==> inputs of build 85 <==
// frameMakerTop
module frameMakerTop (samplePoint, reset, canRX, isError, isStuff, endOverload, BS_onoff, CRCtype, BRS_Stop, invalidBit, CRCcalc_on, CRCtime, ackValue, IDE, EDL, BRS, isRemote, size, frame, frameReady, isStart);
	input wire samplePoint, reset, canRX, isError, isStuff;
	output wire endOverload, BS_onoff, BRS_Stop, invalidBit, CRCcalc_on, CRCtime, ackValue, IDE, EDL, BRS, isRemote, frameReady, isStart;
	output wire [1:0] CRCtype;
	output wire [9:0] size;
	output wire [150:0] frame;
	wire isOverloadFromInterframe, RTR_SRR, RTR_r1;
	interFrameSpace ifs (samplePoint, reset, canRX, frameReady, endOverload, isOverloadFromInterframe, isStart);
	overload ov (samplePoint, reset, canRX, isOverloadFromInterframe, isError, endOverload);
	framecontroller fc (samplePoint, reset, canRX, isStart, isStuff, isError, BS_onoff, CRCtype, BRS_Stop, invalidBit, CRCcalc_on, CRCtime, ackValue, RTR_SRR, IDE, EDL, BRS, RTR_r1, frameReady);
	DatavsRemote dr (RTR_SRR, IDE, RTR_r1, isRemote);
	frameSize fsz (samplePoint, reset, isStuff, isStart, size);
	frameStorage fst (samplePoint, reset, canRX, isStuff, isStart, frame);
endmodule
Settings: LEC_CHECK=0, ABC_AREA=1, CAP_MARGIN=10, CORE_ASPECT_RATIO=0.75, CORE_MARGIN=7, CORE_UTILIZATION=37, CTS_CLUSTER_DIAMETER=332, HOLD_SLACK_MARGIN=0.07, MAX_ROUTING_LAYER=met4, MIN_ROUTING_LAYER=met2, SETUP_SLACK_MARGIN=0.02, SLEW_MARGIN=20, TNS_END_PERCENT=65; clock period 1.88 ns.
run.sh (not shown) runs the stock make flow with config.mk's settings and CLKGATE_MAP_FILE=.
==> inputs of build 11, as changes to build 85 <==
- CAP_MARGIN: 10 -> 35
- CORE_ASPECT_RATIO: 0.75 -> 1.06
- CORE_MARGIN: 7 -> 9
- CORE_UTILIZATION: 37 -> 38
- CTS_CLUSTER_DIAMETER: 332 -> default
- CTS_CLUSTER_SIZE: default -> 55
- GPL_ROUTABILITY_DRIVEN: default -> 0
- GPL_TIMING_DRIVEN: default -> 0
- HOLD_SLACK_MARGIN: 0.07 -> default
- PLACE_DENSITY_LB_ADDON: default -> 0.26
- SETUP_SLACK_MARGIN: 0.02 -> default
- TNS_END_PERCENT: 65 -> default
==> flow/constraint.sdc (replaced) <==
create_clock -name core_clock -period 2.77 [get_ports {samplePoint}]
set_input_delay 0.5540 -clock core_clock [delete_from_list [all_inputs] [get_ports {samplePoint}]]
set_output_delay 0.5540 -clock core_clock [all_outputs]
set_load 0.01 [all_outputs]
==> inputs of build 83, as changes to build 85 <==
- CAP_MARGIN: 10 -> 20
- CORE_ASPECT_RATIO: 0.75 -> default
- CORE_MARGIN: 7 -> 2
- CORE_UTILIZATION: 37 -> 72
- CTS_CLUSTER_DIAMETER: 332 -> 372
- HOLD_SLACK_MARGIN: 0.07 -> default
- MAX_ROUTING_LAYER: met4 -> default
- MIN_ROUTING_LAYER: met2 -> default
- PLACE_DENSITY: default -> 0.4
- SETUP_SLACK_MARGIN: 0.02 -> default
- TNS_END_PERCENT: 65 -> default
==> flow/constraint.sdc (replaced) <==
create_clock -name core_clock -period 4.34 [get_ports {samplePoint}]
set_input_delay 0.8680 -clock core_clock [delete_from_list [all_inputs] [get_ports {samplePoint}]]
set_output_delay 0.8680 -clock core_clock [all_outputs]
set_load 0.01 [all_outputs]
==> summary.rpt <==
GLOBAL ROUTE
--------------------------------------------------------------------------------
Number of antenna violations at the first check in global routing .            0
Vias in the first global route ....................................        13500
Overall global routing resource usage .............................        30.2%

FLOORPLAN
--------------------------------------------------------------------------------
Placeable core area ...............................................  0.0240 mm^2

TIMING
--------------------------------------------------------------------------------
Clock tree skew after final layout ................................    0.0176 ns

STATUS
--------------------------------------------------------------------------------
Outcome ...........................................................  no timing/DRC/antenna violations

WORST SETUP PATH
--------------------------------------------------------------------------------
Count of cells along the worst register-to-register path ..........            6

That was build 11.
==> summary.rpt <==
STATUS
--------------------------------------------------------------------------------
Outcome ........................................................... failed layout checks
Violated checks ................................................... setup timing

TIMING
--------------------------------------------------------------------------------
Least setup slack across all paths after layout ...................    -0.132 ns
Clock tree skew after final layout ................................    0.0238 ns
Setup violators final .............................................           24

GLOBAL ROUTE
--------------------------------------------------------------------------------
Overall global routing resource usage .............................        31.9%
Number of antenna violations at the first check in global routing .            0
Vias in the first global route ....................................        14000

WORST SETUP PATH
--------------------------------------------------------------------------------
Count of cells along the worst register-to-register path ..........           12

That was build 85.
==> summary.rpt <==
YOSYS
--------------------------------------------------------------------------------
Number of flip-flops and latches in the synthesized netlist .......          230
Yosys simple share ................................................        26.6%

FLOORPLAN
--------------------------------------------------------------------------------
Placeable core area ...............................................  0.0127 mm^2
I/O pins ..........................................................          181

GLOBAL ROUTE
--------------------------------------------------------------------------------
Vias in the first global route ....................................        10900
Number of antenna violations at the first check in global routing .            1

CLOCKING
--------------------------------------------------------------------------------
Hold-fix buffers at CTS ...........................................            0
Clk slew on worst S/H paths .......................................      0.07 ns

TIMING
--------------------------------------------------------------------------------
Clock tree skew after final layout ................................    0.0191 ns

STATUS
--------------------------------------------------------------------------------
Outcome ...........................................................  no timing/DRC/antenna violations

That was build 83.

========
==> job 2297: inputs <==
frameMakerTop again, from the RTL that the note above started with.
make LEC_CHECK=0 ABC_AREA=1 CAP_MARGIN=20 CORE_ASPECT_RATIO=0.5 CORE_MARGIN=2 CORE_UTILIZATION=68 CTS_CLUSTER_DIAMETER=331 CTS_CLUSTER_SIZE=95 PLACE_DENSITY=0.43 SETUP_SLACK_MARGIN=0.62 SLEW_MARGIN=20 TNS_END_PERCENT=10 finish   # period 2.09 ns
==> job 9348 (differences from job 2297) <==
ABC_AREA = 0   (was 1)
CAP_MARGIN = 10   (was 20)
CELL_PAD_IN_SITES_DETAIL_PLACEMENT = 0   (was unset)
CORE_ASPECT_RATIO = 0.82   (was 0.5)
CORE_UTILIZATION = 71   (was 68)
CTS_CLUSTER_DIAMETER = unset   (was 331)
CTS_CLUSTER_SIZE = 58   (was 95)
GPL_ROUTABILITY_DRIVEN = 0   (was unset)
MAX_ROUTING_LAYER = met4   (was unset)
PLACE_DENSITY = unset   (was 0.43)
PLACE_DENSITY_LB_ADDON = 0.25   (was unset)
SETUP_SLACK_MARGIN = unset   (was 0.62)
TNS_END_PERCENT = 40   (was 10)
==> flow/constraint.sdc (replaced) <==
create_clock -name core_clock -period 1.79 [get_ports {samplePoint}]
set_input_delay 0.3580 -clock core_clock [delete_from_list [all_inputs] [get_ports {samplePoint}]]
set_output_delay 0.3580 -clock core_clock [all_outputs]
set_load 0.01 [all_outputs]
==> job 7835 (differences from job 2297) <==
ABC_AREA = unset   (was 1)
CORE_ASPECT_RATIO = unset   (was 0.5)
CORE_UTILIZATION = 38   (was 68)
CTS_CLUSTER_DIAMETER = unset   (was 331)
CTS_CLUSTER_SIZE = 11   (was 95)
GPL_TIMING_DRIVEN = 0   (was unset)
PLACE_DENSITY = unset   (was 0.43)
SETUP_SLACK_MARGIN = unset   (was 0.62)
TNS_END_PERCENT = unset   (was 10)
==> flow/constraint.sdc (replaced) <==
create_clock -name core_clock -period 5.0 [get_ports {samplePoint}]
set_input_delay 1.0000 -clock core_clock [delete_from_list [all_inputs] [get_ports {samplePoint}]]
set_output_delay 1.0000 -clock core_clock [all_outputs]
set_load 0.01 [all_outputs]
==> comparison <==
Job 9348 failed in 4_1_cts on DPL-0033. Job 2297 did not get past 5_1_grt (DPL-0038). Job 7835 completed without violations. Die area: job 9348 < job 2297 < job 7835. Synthesized area is the same in job 7835 and job 9348. In synthesized cell count, job 9348 and job 7835 do not differ.
